==> trial 25: inputs <==
==> flow/design.v (excerpt) <==
module usb_top_level(
    input logic clk,
    input logic n_rst,
    input logic hsel,
    input logic [3:0] haddr,
    input logic [1:0] htrans,
    input logic  [1:0] hsize,
    input logic hwrite,
    input logic [31:0] hwdata,
    output logic [31:0] hrdata,
    output logic hresp,
    output logic hready,
    output logic d_mode,
    input logic d_plus_in,
    input logic d_minus_in,
    output logic d_plus_out,
    output logic d_minus_out,
    output logic [6:0] buffer_occupancy,
    output logic get_rx_data,
    output logic [3:0] tx_packet,
    output logic tx_transfer_active
);
clock: 7.11 ns
lec_check: 0
cap_margin: 20
cell_pad_in_sites_global_placement: 3
core_margin: 2
core_utilization: 64
cts_cluster_diameter: 98
gpl_timing_driven: 1
max_routing_layer: met4
min_routing_layer: met1
place_density_lb_addon: 0.12
slew_margin: 20
run.sh (not shown) runs the stock make flow with config.mk's settings and CLKGATE_MAP_FILE=.
==> inputs of trial 17, as changes to trial 25 <==
==> flow/config.mk (replaced) <==
export PLATFORM = sky130hd
export DESIGN_NAME = usb_top_level
export DESIGN_NICKNAME = usb_top_level
export VERILOG_FILES = /design/flow/design.v
export SDC_FILE = /design/flow/constraint.sdc
export NUM_CORES = 4
export LEC_CHECK = 0
export ABC_AREA = 1
export CAP_MARGIN = 20
export CORE_MARGIN = 2
export CORE_UTILIZATION = 68
export CTS_CLUSTER_SIZE = 50
export PLACE_DENSITY_LB_ADDON = 0.01
export SLEW_MARGIN = 20
==> flow/constraint.sdc (replaced) <==
create_clock -name core_clock -period 5.36 [get_ports {clk}]
set_input_delay 1.0720 -clock core_clock [delete_from_list [all_inputs] [get_ports {clk}]]
set_output_delay 1.0720 -clock core_clock [all_outputs]
set_load 0.01 [all_outputs]
==> inputs of trial 40, as changes to trial 25 <==
==> flow/config.mk (replaced) <==
export PLATFORM = sky130hd
export DESIGN_NAME = usb_top_level
export DESIGN_NICKNAME = usb_top_level
export VERILOG_FILES = /design/flow/design.v
export SDC_FILE = /design/flow/constraint.sdc
export NUM_CORES = 4
export LEC_CHECK = 0
export CAP_MARGIN = 20
export CORE_MARGIN = 2
export CORE_UTILIZATION = 45
export SLEW_MARGIN = 20
==> flow/constraint.sdc (replaced) <==
create_clock -name core_clock -period 4.09 [get_ports {clk}]
set_input_delay 0.8180 -clock core_clock [delete_from_list [all_inputs] [get_ports {clk}]]
set_output_delay 0.8180 -clock core_clock [all_outputs]
set_load 0.01 [all_outputs]
==> impl_metrics.yaml <==
# flow metrics
outcome:
  outcome: "no timing/DRC/antenna violations"
synthesis:
  postSynthAreaPerCell_um2: 7.66
  yosysCellCount: 5540
  post_synth_mux_area_share: 0.0206
  synth_simple_gate_area_share: 0.241
  synth_chip_area_um2: 42500
  post_syn_area_um2: 42500
  netlist.top_cell.by_instances: "sky130_fd_sc_hd__nand2_1"
  post_synth_fa_ha_maj_area_fraction: 0.00902
  aoi_share: 0.143
  synth_largest_type_area_fraction: 0.461
  synthTopCellsByCount: "sky130_fd_sc_hd__nand2_1 (1,315), sky130_fd_sc_hd__inv_1 (855), sky130_fd_sc_hd__dfrtp_1 (782)"
  post_synth_xor_area_fraction: 0.00371
floorplan:
  die_h_um: 254
  fp.dieW_um: 254
  placement_rows: 91
(the above is from trial 17)
==> impl_metrics.yaml <==
# generated from flow reports
floorplan:
  fp.dieW_um: 256
  die_h_um: 256
  placement_rows: 92
synthesis:
  post_syn_area_um2: 40700
  post_synth_xor_area_fraction: 0.00775
  netlist.top_cell.by_instances: "sky130_fd_sc_hd__dfrtp_1"
  aoi_share: 0.178
  synthTopCellsByCount: "sky130_fd_sc_hd__dfrtp_1 (782), sky130_fd_sc_hd__nor2_1 (554), sky130_fd_sc_hd__a21oi_1 (548)"
  post_synth_fa_ha_maj_area_fraction: 0.00940
  synth_simple_gate_area_share: 0.222
outcome:
  error_line: "[ERROR FLW-0024] Place density exceeds 1.0 (current PLACE_DENSITY_LB_ADDON =  0.12). Please check if the value of  PLACE_DENSITY_LB_ADDON is between 0 and 0.99."
  failing_step: "global placement without I/O"
  outcome: "did not finish"
(the above is from trial 25)
==> impl_metrics.yaml <==
# flow metrics
synthesis:
  yosysCellCount: 4650
  synthTopCellsByCount: "sky130_fd_sc_hd__dfrtp_1 (782), sky130_fd_sc_hd__nor2_1 (554), sky130_fd_sc_hd__a21oi_1 (548)"
  ff_type: "sky130_fd_sc_hd__dfrtp_1"
  aoi_share: 0.178
  netlist.top_cell.by_instances: "sky130_fd_sc_hd__dfrtp_1"
  synth_chip_area_um2: 40700
  synth_flops: 809
  post_syn_area_um2: 40700
  synth_simple_gate_area_share: 0.222
  post_synth_mux_area_share: 0.0395
  post_synth_fa_ha_maj_area_fraction: 0.00940
  synth_largest_type_area_fraction: 0.481
outcome:
  outcome: "no timing/DRC/antenna violations"
floorplan:
  fp.dieW_um: 305
  die_h_um: 305
finish:
  flops: 809
(the above is from trial 40)

==> inputs of run a <==
Starting RTL as in the previous note.
make LEC_CHECK=0 ABC_AREA=1 CAP_MARGIN=20 CELL_PAD_IN_SITES_DETAIL_PLACEMENT=1 CELL_PAD_IN_SITES_GLOBAL_PLACEMENT=0 CORE_MARGIN=2 CORE_UTILIZATION=39 CTS_CLUSTER_DIAMETER=385 GPL_ROUTABILITY_DRIVEN=0 GPL_TIMING_DRIVEN=0 MAX_ROUTING_LAYER=met4 MIN_ROUTING_LAYER=met2 PLACE_DENSITY=0.93 SLEW_MARGIN=20 TNS_END_PERCENT=35 finish   # period 5.41 ns
==> inputs of run b, as changes to run a <==
Settings changed: ABC_AREA 1 to unset, CELL_PAD_IN_SITES_DETAIL_PLACEMENT 1 to unset, CELL_PAD_IN_SITES_GLOBAL_PLACEMENT 0 to unset, CORE_UTILIZATION 39 to 44, CTS_CLUSTER_DIAMETER 385 to unset, GPL_ROUTABILITY_DRIVEN 0 to unset, GPL_TIMING_DRIVEN 0 to unset, MAX_ROUTING_LAYER met4 to unset, MIN_ROUTING_LAYER met2 to unset, PLACE_DENSITY 0.93 to unset, TNS_END_PERCENT 35 to unset.
==> flow/constraint.sdc (replaced) <==
create_clock -name core_clock -period 12.0 [get_ports {clk}]
set_input_delay 2.4000 -clock core_clock [delete_from_list [all_inputs] [get_ports {clk}]]
set_output_delay 2.4000 -clock core_clock [all_outputs]
set_load 0.01 [all_outputs]
==> summary of the runs <==
Run b passed the timing, design-rule and antenna checks. Run a did not get past global routing (5_1_grt), error GRT-0116. Of run a and run b, run a has the higher die size (gap about 17%, measured against run b). Against run a, the area after synthesis of run b is lower by about 4%. Synthesized cell count: run a is higher than run b (19%).
==> figures <==
Mean instance size in the synthesized netlist: run b 8.75 µm²; run a 7.66 µm²
Total die size: run b 95000 µm²; run a 112000 µm²
Total clock buffers created by CTS: run b 92; run a 79
Final HPWL DP: run b 101000 µm; run a 183000 µm
Run status: run b no timing/DRC/antenna violations; run a did not finish
Failing step: run b -; run a global routing (5_1_grt)
Fraction of synthesized area in multiplexers: run b 3.95%; run a 2.06%
Summed instance area of the synthesized netlist: run b 40700 µm²; run a 42500 µm²
Fp util: run b 44.4%; run a 39.2%
Yosys top cell area share: run b 48.1%; run a 46.1%
Post-synthesis share of cell area spent on xor and xnor gates: run b 0.775%; run a 0.371%
Number of cells in the design after placement: run b 5677; run a 7082
Post-CTS sizing: run b 0; run a 1

==> nickel <==
usb_top_level again, from the RTL that the note above started with.
## usb_top_level
module usb_top_level(
    input logic clk,
    input logic n_rst,
    input logic hsel,
    input logic [3:0] haddr,
    input logic [1:0] htrans,
    input logic  [1:0] hsize,
    input logic hwrite,
    input logic [31:0] hwdata,
    output logic [31:0] hrdata,
    output logic hresp,
    output logic hready,
    output logic d_mode,
    input logic d_plus_in,
    input logic d_minus_in,
    output logic d_plus_out,
    output logic d_minus_out,
    output logic [6:0] buffer_occupancy,
    output logic get_rx_data,
    output logic [3:0] tx_packet,
    output logic tx_transfer_active
);
make LEC_CHECK=0 CAP_MARGIN=20 CELL_PAD_IN_SITES_GLOBAL_PLACEMENT=2 CORE_MARGIN=2 CORE_UTILIZATION=45 MAX_ROUTING_LAYER=met4 SLEW_MARGIN=20 TNS_END_PERCENT=35 finish   # period 5.41 ns
==> inputs of maple, as changes to nickel <==
ABC_AREA = 1   (was default)
CELL_PAD_IN_SITES_GLOBAL_PLACEMENT = default   (was 2)
CORE_UTILIZATION = 63   (was 45)
CTS_CLUSTER_SIZE = 99   (was default)
MAX_ROUTING_LAYER = default   (was met4)
SETUP_SLACK_MARGIN = 0.49   (was default)
TNS_END_PERCENT = default   (was 35)
==> flow/constraint.sdc (replaced) <==
create_clock -name core_clock -period 3.72 [get_ports {clk}]
set_input_delay 0.7440 -clock core_clock [delete_from_list [all_inputs] [get_ports {clk}]]
set_output_delay 0.7440 -clock core_clock [all_outputs]
set_load 0.01 [all_outputs]
==> results <==
metric                                                                    maple                                         nickel
Routed wire length                                                    154000 um                                      171000 um
Final setup skew                                                      0.0338 ns                                      0.0185 ns
Tap cells                                                                   873                                           1176
Xor/xnor share of the synthesized area                                   0.371%                                         0.775%
Mux share                                                                 2.06%                                          3.95%
Final instance count without filler cells                                  6700                                           5959
Initial antenna violation count                                               9                                              7
Routing usage on met2                                                     62.6%                                          56.7%
Capturing point of the worst reg2reg path               AHB_SLAVE.slavedata[68]  TRANSMITTER.pts_sr_8_lsb.CORE.parallel_out[3]
Actual transition at the worst max-transition pin                       1.03 ns                                        1.19 ns
Slowest stage cell, crit path                             sky130_fd_sc_hd__fa_2               sky130_fd_sc_hd__clkdlybuf4s50_1
Clock buffer count                                                          117                                            133
Area fraction in and, or, nand and nor cells                              24.1%                                          22.2%
Status                                                          failed layout checks                   complete, no violations
Layout check failures                                              setup timing                                              -
Per-instance average area after synthesis                            7.66 sq um                                     8.75 sq um
Data required time of the worst path                                    2.98 ns                                        4.33 ns
Layout overhead on the synthesized area                                   15.3%                                          15.4%
Setup Slack @ Placement                                                0.196 ns                                       0.602 ns
Count of cells resized by post-cts repair                                    50                                              0
Fp_density                                                                63.4%                                          45.3%
Accumulated negative setup slack                                     -0.0163 ns                                           0 ns
Wire length of the first global-routing pass                          231000 um                                      251000 um
Portion of total power attributed to the clock network                    33.6%                                          35.0%
No activity file was given, so power comes from the tool's default toggle rates.
